== P ==
==> flow/design.v (excerpt) <==
    module chip8_cpu (
        input wire clk,
        input wire reset,
        input wire [7:0] mem_data_in,
        input wire [15:0] key_pressed,
        output reg mem_read,
        output reg [11:0] mem_addr_out,
        output reg [7:0] mem_data_out,
        output reg mem_write
    );
For scale: about 2,700 cells after synthesis, about 470 flip-flops, roughly 48 I/O pins, ~0.028 sq mm of cells after synthesis.
Settings: LEC_CHECK=0, CAP_MARGIN=20, CORE_MARGIN=2, CORE_UTILIZATION=30, SLEW_MARGIN=20; clock period 19.0 ns.
run.sh (not shown) runs the stock make flow with config.mk's settings and CLKGATE_MAP_FILE=.
P finished all stages; the layout is clean.
[inputs] Q vs P
--- a/flow/config.mk
+++ b/flow/config.mk
@@ -9,3 +9,3 @@
 export CORE_MARGIN = 2
-export CORE_UTILIZATION = 30
+export CORE_UTILIZATION = 40
 export SLEW_MARGIN = 20
==> flow/constraint.sdc <==
create_clock -name core_clock -period 12.0 [get_ports {clk}]
set_input_delay 2.4000 -clock core_clock [delete_from_list [all_inputs] [get_ports {clk}]]
set_output_delay 2.4000 -clock core_clock [all_outputs]
set_load 0.01 [all_outputs]
==> results <==
Diff P -> Q | global-route usage | increase of 8.3 points
P → Q: final hold violation count level, total power moved up, data arrival time at the worst-slack endpoint moved down.
The final reports for Q and P show detailed placer's ending HPWL higher in the former.
Edits applied to the flow inputs when going from Q to R:
==> flow/constraint.sdc <==
create_clock -name core_clock -period 6.8 [get_ports {clk}]
set_input_delay 1.3600 -clock core_clock [delete_from_list [all_inputs] [get_ports {clk}]]
set_output_delay 1.3600 -clock core_clock [all_outputs]
set_load 0.01 [all_outputs]
==> results <==
R: complete, dirty (setup timing)
The number of detailed-route iterations in the first pass number comes out lower for R vs Q.
Taking Q as the reference, in R utilization shows an increase of 3.1 points; pre-CTS setup slack shows a reduction of 3.02 ns; clock buffer count shows an increase of 11.
R vs Q, final total power went up by 86%.
Max non-clock buffer count across Q and R: R
The run showing the greater placed cell area is R.
Q reports its cell type of the slowest stage on the worst timing path as sky130_fd_sc_hd__or4_1 while R reports sky130_fd_sc_hd__or4_4.
[compare] base=Q new=R: cell total after placement now sits higher; pin count of the biggest net entering global routing saw an increase.
R gives more hold slack than Q did.
Final setup slack of the worst path: higher on Q
The following lists how S was set up differently from R:
--- a/flow/config.mk
+++ b/flow/config.mk
@@ -9,3 +9,3 @@
 export CORE_MARGIN = 2
-export CORE_UTILIZATION = 40
+export CORE_UTILIZATION = 65
 export SLEW_MARGIN = 20
==> flow/constraint.sdc <==
create_clock -name core_clock -period 6.49 [get_ports {clk}]
set_input_delay 1.2980 -clock core_clock [delete_from_list [all_inputs] [get_ports {clk}]]
set_output_delay 1.2980 -clock core_clock [all_outputs]
set_load 0.01 [all_outputs]
Across R and S, no clean finish was achieved.
The run showing the smaller number of cell rows is S.
Required time at the endpoint of the critical path: S vs R down 0.35 ns
[compare] base=R new=S: delay of the slowest cell on the worst path -0.08 ns, global-route usage over all layers +20 points, number of placed instances with taps included -351.
diff inputs: S => T
--- a/flow/config.mk
+++ b/flow/config.mk
@@ -9,3 +9,4 @@
 export CORE_MARGIN = 2
-export CORE_UTILIZATION = 65
+export CORE_UTILIZATION = 57
+export CTS_CLUSTER_SIZE = 92
 export SLEW_MARGIN = 20
==> flow/constraint.sdc <==
create_clock -name core_clock -period 6.76 [get_ports {clk}]
set_input_delay 1.3520 -clock core_clock [delete_from_list [all_inputs] [get_ports {clk}]]
set_output_delay 1.3520 -clock core_clock [all_outputs]
set_load 0.01 [all_outputs]
Findings:
- Taking S as the reference, in T number of buffers other than clock buffers in the final layout decreased by 7 relative to the old numbers; global-route usage shrank by 8.1 points; power share of the combinational group fell 0.8 points; share of cell area taken by multi-input logic gates neither gained nor lost much.
- FAIL for each of S and T
- T finished all stages; however, its layout fails the closing checks, the failures being setup timing.
- Compared T vs S, and final cell count is up in T.
- S has higher post-route clock period utilization than T.
- Relative to S, utilization decreased by 9.5 points in T.
- S → T: number of nets in the layout ~0 delta, switching power -about 9%.

---

Starting RTL as in the previous note.
Settings: LEC_CHECK=0, CAP_MARGIN=25, CORE_MARGIN=5, CORE_UTILIZATION=59, CTS_CLUSTER_DIAMETER=114, GPL_TIMING_DRIVEN=0, MAX_ROUTING_LAYER=met4, PLACE_DENSITY=0.66, SLEW_MARGIN=0; clock period 6.93 ns.
The starting point finished with negative setup slack left.
Next try:
CAP_MARGIN = 20   (was 25)
CORE_MARGIN = 2   (was 5)
CORE_UTILIZATION = 40   (was 59)
CTS_CLUSTER_DIAMETER = unset   (was 114)
GPL_TIMING_DRIVEN = unset   (was 0)
MAX_ROUTING_LAYER = unset   (was met4)
PLACE_DENSITY = unset   (was 0.66)
SLEW_MARGIN = 20   (was 0)
clock period = 11.7 ns   (was 6.93 ns; I/O delays follow)
=>
- With this change the flow completed without violations
- worst setup slack improved by 4500 ps
- cell count came out higher by about 4.5%
- cell area shrinks by 2.5%
- synthesized cell count stays the same
- sequential power decreases by 40%
- sequential cell count is unchanged
- count of clock-buffer cells in the layout climbs by 10
- clock power decreases by about 40%
- global-route usage drops by 14 points
Next try:
CORE_UTILIZATION = 65   (was 40)
CTS_CLUSTER_DIAMETER = 30   (was unset)
CTS_CLUSTER_SIZE = 24   (was unset)
SETUP_SLACK_MARGIN = 1.69   (was unset)
clock period = 6.49 ns   (was 11.7 ns; I/O delays follow)
Result: This time the run died in global routing on GRT-0232. Die area went down by 38%. Area after synthesis stays the same. Synthesized cell count is unchanged.
Next try:
CORE_UTILIZATION = 70   (was 65)
CTS_CLUSTER_DIAMETER = unset   (was 30)
SETUP_SLACK_MARGIN = -0.77   (was 1.69)
clock period = 8.07 ns   (was 6.49 ns; I/O delays follow)
Outcome:
- This time the run finished but failed the layout checks on negative setup slack
- die area drops by 7.0%
- synthesized cell count stays the same
- area after synthesis does not change
Next try:
ABC_AREA = 1   (was unset)
CORE_UTILIZATION = 72   (was 70)
CTS_CLUSTER_DIAMETER = 396   (was unset)
CTS_CLUSTER_SIZE = 100   (was 24)
SETUP_SLACK_MARGIN = 1.9   (was -0.77)
TNS_END_PERCENT = 10   (was unset)
clock period = 6.55 ns   (was 8.07 ns; I/O delays follow)
Outcome: Now the flow ended with an error in global routing with GRT-0232. Synthesized cell count grows by 15%. Area after synthesis drops by 2.7%. Die area came out lower by 5.3%.

---

Starting RTL as in the previous note.
Settings: LEC_CHECK=0, CAP_MARGIN=20, CORE_MARGIN=2, CORE_UTILIZATION=72, CTS_CLUSTER_SIZE=25, PLACE_DENSITY=0.65, SLEW_MARGIN=20; clock period 9.79 ns.
The baseline ran to the end with violations: setup timing.
Next try:
--- a/flow/config.mk
+++ b/flow/config.mk
@@ -7,0 +8 @@
+export ABC_AREA = 1
@@ -8,0 +10,2 @@
+export CELL_PAD_IN_SITES_DETAIL_PLACEMENT = 0
+export CORE_ASPECT_RATIO = 0.62
@@ -11,2 +14,6 @@
-export CTS_CLUSTER_SIZE = 25
-export PLACE_DENSITY = 0.65
+export GPL_ROUTABILITY_DRIVEN = 1
+export GPL_TIMING_DRIVEN = 1
+export MAX_ROUTING_LAYER = met4
+export MIN_ROUTING_LAYER = met2
+export PLACE_DENSITY = 0.78
+export SETUP_SLACK_MARGIN = -0.14
@@ -13,0 +21 @@
+export TNS_END_PERCENT = 65
==> flow/constraint.sdc (replaced) <==
create_clock -name core_clock -period 4.7 [get_ports {clk}]
set_input_delay 0.9400 -clock core_clock [delete_from_list [all_inputs] [get_ports {clk}]]
set_output_delay 0.9400 -clock core_clock [all_outputs]
set_load 0.01 [all_outputs]
=> Now the flow stopped in 5_1_grt; area after synthesis shrinks by 2.7%; die area fell by 2.6%; synthesized cell count is higher by 15%.
Next try:
--- a/flow/config.mk
+++ b/flow/config.mk
@@ -11 +11 @@
-export CORE_ASPECT_RATIO = 0.62
+export CORE_ASPECT_RATIO = 1.08
@@ -13 +13 @@
-export CORE_UTILIZATION = 72
+export CORE_UTILIZATION = 68
@@ -17,3 +17,2 @@
-export MIN_ROUTING_LAYER = met2
-export PLACE_DENSITY = 0.78
-export SETUP_SLACK_MARGIN = -0.14
+export MIN_ROUTING_LAYER = met1
+export SETUP_SLACK_MARGIN = 1.05
@@ -21 +19,0 @@
-export TNS_END_PERCENT = 65
==> flow/constraint.sdc (replaced) <==
create_clock -name core_clock -period 7.23 [get_ports {clk}]
set_input_delay 1.4460 -clock core_clock [delete_from_list [all_inputs] [get_ports {clk}]]
set_output_delay 1.4460 -clock core_clock [all_outputs]
set_load 0.01 [all_outputs]
Effect:
- Now the flow finished with setup timing left
- synthesized cell count is unchanged
- area after synthesis does not change
- die size rose by 5.6%

---

Setup of v6:
chip8_cpu again, from the RTL that the note above started with.
Settings: LEC_CHECK=0, ABC_AREA=0, CAP_MARGIN=20, CELL_PAD_IN_SITES_DETAIL_PLACEMENT=0, CELL_PAD_IN_SITES_GLOBAL_PLACEMENT=1, CORE_ASPECT_RATIO=0.84, CORE_MARGIN=2, CORE_UTILIZATION=64, CTS_CLUSTER_DIAMETER=160, GPL_TIMING_DRIVEN=1, PLACE_DENSITY_LB_ADDON=0.17, SETUP_SLACK_MARGIN=1.19, SLEW_MARGIN=20; clock period 20.7 ns.
Changes in v59 relative to v6:
- removing GPL_TIMING_DRIVEN (formerly 1)
- removing CELL_PAD_IN_SITES_GLOBAL_PLACEMENT (formerly 1)
- removing CELL_PAD_IN_SITES_DETAIL_PLACEMENT (formerly 0)
- removing CTS_CLUSTER_DIAMETER (formerly 160)
- removing SETUP_SLACK_MARGIN (formerly 1.19)
- changing CORE_UTILIZATION from 64 to 65
- removing PLACE_DENSITY_LB_ADDON (formerly 0.17)
- removing CORE_ASPECT_RATIO (formerly 0.84)
- removing ABC_AREA (formerly 0)
- changing the clock period (ns, I/O delays scaled along) from 20.7 to 8.22
Notes after the runs:
v59: flow complete, layout not clean; failing: setup timing
In the flow results for v6 and v59, the clock power share is larger on v6.
The final area of v59 exceeds that of v6 by 7.1%.
For overall power consumption, dividing the value from v59 by the value from v6 gives 2.7.
Inputs modified between v59 and v25:
- CORE_UTILIZATION now 15, was 65
- the clock period (ns, I/O delays scaled along) now 11.7, was 8.22
==> comparison <==
Largest vdd supply drop in v25 vs v59: down 55%
A timing startpoint of the critical path of opcode[9]$_DFFE_PP0P_ is what v59 shows, while opcode[10]$_DFFE_PP0P_ belongs to v25.
Endpoint of the worst setup timing path: mem_data_out[4]$_DFFE_PP_ -> v59, mem_data_out[2]$_DFFE_PP_ -> v25
v25 finished every step from synthesis to the final layout, and the layout passed the timing, design-rule and antenna checks.
v59 → v25: internal power went down 34%, final total power now smaller.
Relative to v25, the following input files were edited for v17:
- a change of CORE_UTILIZATION from 15 to 58
- an added SETUP_SLACK_MARGIN of 1.92
- a change of the clock period (ns, I/O delays scaled along) from 11.7 to 6.62
## What came out
- Yosys-reported design area after synthesis: v25 vs v17 — no meaningful difference
- In the reports for v25 and v17, the smaller fraction of standard cell area that is sequential belongs to v17.
- Compared v17 vs v25, and clock network power consumption is up in v17.
- Compared with v25, in v17 final worst-path setup slack lost 4.19 ns; die span in x now smaller; number of multi-input logic gates held steady.
- Of v25 and v17, just one finished clean: v25.
- v17 -> stages 100% | layout checks FAIL | setup timing
- v17: starting density of the core higher than v25
- Worst hold slack in v17 vs v25: up 0.044 ns
For v58, these inputs were changed with respect to v17:
- changing CORE_UTILIZATION from 58 to 72
- setting CTS_CLUSTER_SIZE to 100 for the first time
- changing SETUP_SLACK_MARGIN from 1.92 to 1.9
- setting TNS_END_PERCENT to 10 for the first time
- setting PLACE_DENSITY to 0.36 for the first time
- setting ABC_AREA to 1 for the first time
- setting CTS_CLUSTER_DIAMETER to 396 for the first time
- changing the clock period (ns, I/O delays scaled along) from 6.62 to 6.55
Notes after the runs:
Tool error GRT-0232 stopped v58 during 5_1_grt; no final results.
Post-CTS setup-driven buffer insertion count delta for v58 relative to v17: 9 higher
Compared with v17, v58 shows xor and xnor fraction of the mapped netlist area lower by 2.2 points.
In v58 the post-synthesis adder-cell area fraction turned out 0.16 points higher than in v17.
Depth of the CTS H-tree, v17 and v58: larger value in v17
On fraction of the mapped netlist area in simple logic gates: between v17 and v58, it ends up lower for v17.
Diff v17 -> v58 | HPWL reported at the end of detailed placement | decrease of 9.1%
Compared with v17, v58 shows summed standard-cell area reported by yosys lower by about 2.7%.

---

Setup of beta:
Starting RTL as in the previous note.
==> flow/config.mk <==
export PLATFORM = sky130hd
export DESIGN_NAME = chip8_cpu
export DESIGN_NICKNAME = chip8_cpu
export VERILOG_FILES = /design/flow/design.v
export SDC_FILE = /design/flow/constraint.sdc
export NUM_CORES = 4
export LEC_CHECK = 0
export ABC_AREA = 1
export CAP_MARGIN = 35
export CELL_PAD_IN_SITES_DETAIL_PLACEMENT = 2
export CELL_PAD_IN_SITES_GLOBAL_PLACEMENT = 1
export CORE_ASPECT_RATIO = 0.62
export CORE_MARGIN = 9
export CORE_UTILIZATION = 49
export CTS_CLUSTER_DIAMETER = 329
export CTS_CLUSTER_SIZE = 90
export GPL_ROUTABILITY_DRIVEN = 1
export GPL_TIMING_DRIVEN = 1
export MAX_ROUTING_LAYER = met5
export MIN_ROUTING_LAYER = met1
export PLACE_DENSITY_LB_ADDON = 0.28
export SLEW_MARGIN = 35
export TNS_END_PERCENT = 80
==> flow/constraint.sdc <==
create_clock -name core_clock -period 17.5 [get_ports {clk}]
set_input_delay 3.5000 -clock core_clock [delete_from_list [all_inputs] [get_ports {clk}]]
set_output_delay 3.5000 -clock core_clock [all_outputs]
set_load 0.01 [all_outputs]
beta did not make it past 3_5_place_dp, where a tool error ended it.
Changes in epsilon relative to beta:
# beta
export LEC_CHECK = 0
export ABC_AREA = 1
export CAP_MARGIN = 35
export CELL_PAD_IN_SITES_DETAIL_PLACEMENT = 2
export CELL_PAD_IN_SITES_GLOBAL_PLACEMENT = 1
export CORE_ASPECT_RATIO = 0.62
export CORE_MARGIN = 9
export CORE_UTILIZATION = 49
export CTS_CLUSTER_DIAMETER = 329
export CTS_CLUSTER_SIZE = 90
export GPL_ROUTABILITY_DRIVEN = 1
export GPL_TIMING_DRIVEN = 1
export MAX_ROUTING_LAYER = met5
export MIN_ROUTING_LAYER = met1
export PLACE_DENSITY_LB_ADDON = 0.28
export SLEW_MARGIN = 35
export TNS_END_PERCENT = 80
create_clock -name core_clock -period 17.5 [get_ports {clk}]
# epsilon
export LEC_CHECK = 0
export ABC_AREA = 0
export CAP_MARGIN = 20
export CELL_PAD_IN_SITES_DETAIL_PLACEMENT = 2
export CORE_ASPECT_RATIO = 0.62
export CORE_MARGIN = 5
export CORE_UTILIZATION = 49
export CTS_CLUSTER_DIAMETER = 329
export GPL_ROUTABILITY_DRIVEN = 1
export GPL_TIMING_DRIVEN = 1
export HOLD_SLACK_MARGIN = 0.01
export MAX_ROUTING_LAYER = met4
export MIN_ROUTING_LAYER = met1
export SLEW_MARGIN = 20
create_clock -name core_clock -period 17.5 [get_ports {clk}]
Findings:
epsilon: all stages complete, timing, DRC and antenna checks passed
epsilon reports a higher share of the synthesized netlist area taken by xor and xnor gates than beta does.
Delta (epsilon minus beta): die size went down by about 4%; sequential area share after synthesis went down by 1.3 points; fraction of the mapped netlist area in adder cells went down by 0.16 points.
epsilon vs beta: number of core rows up by a few percent
Between beta and epsilon, the flow reports global placer's final weighted congestion decreasing by a few percent.
epsilon reports a higher standard cell core area than beta does.
Power is estimated from default activity; no workload was simulated.
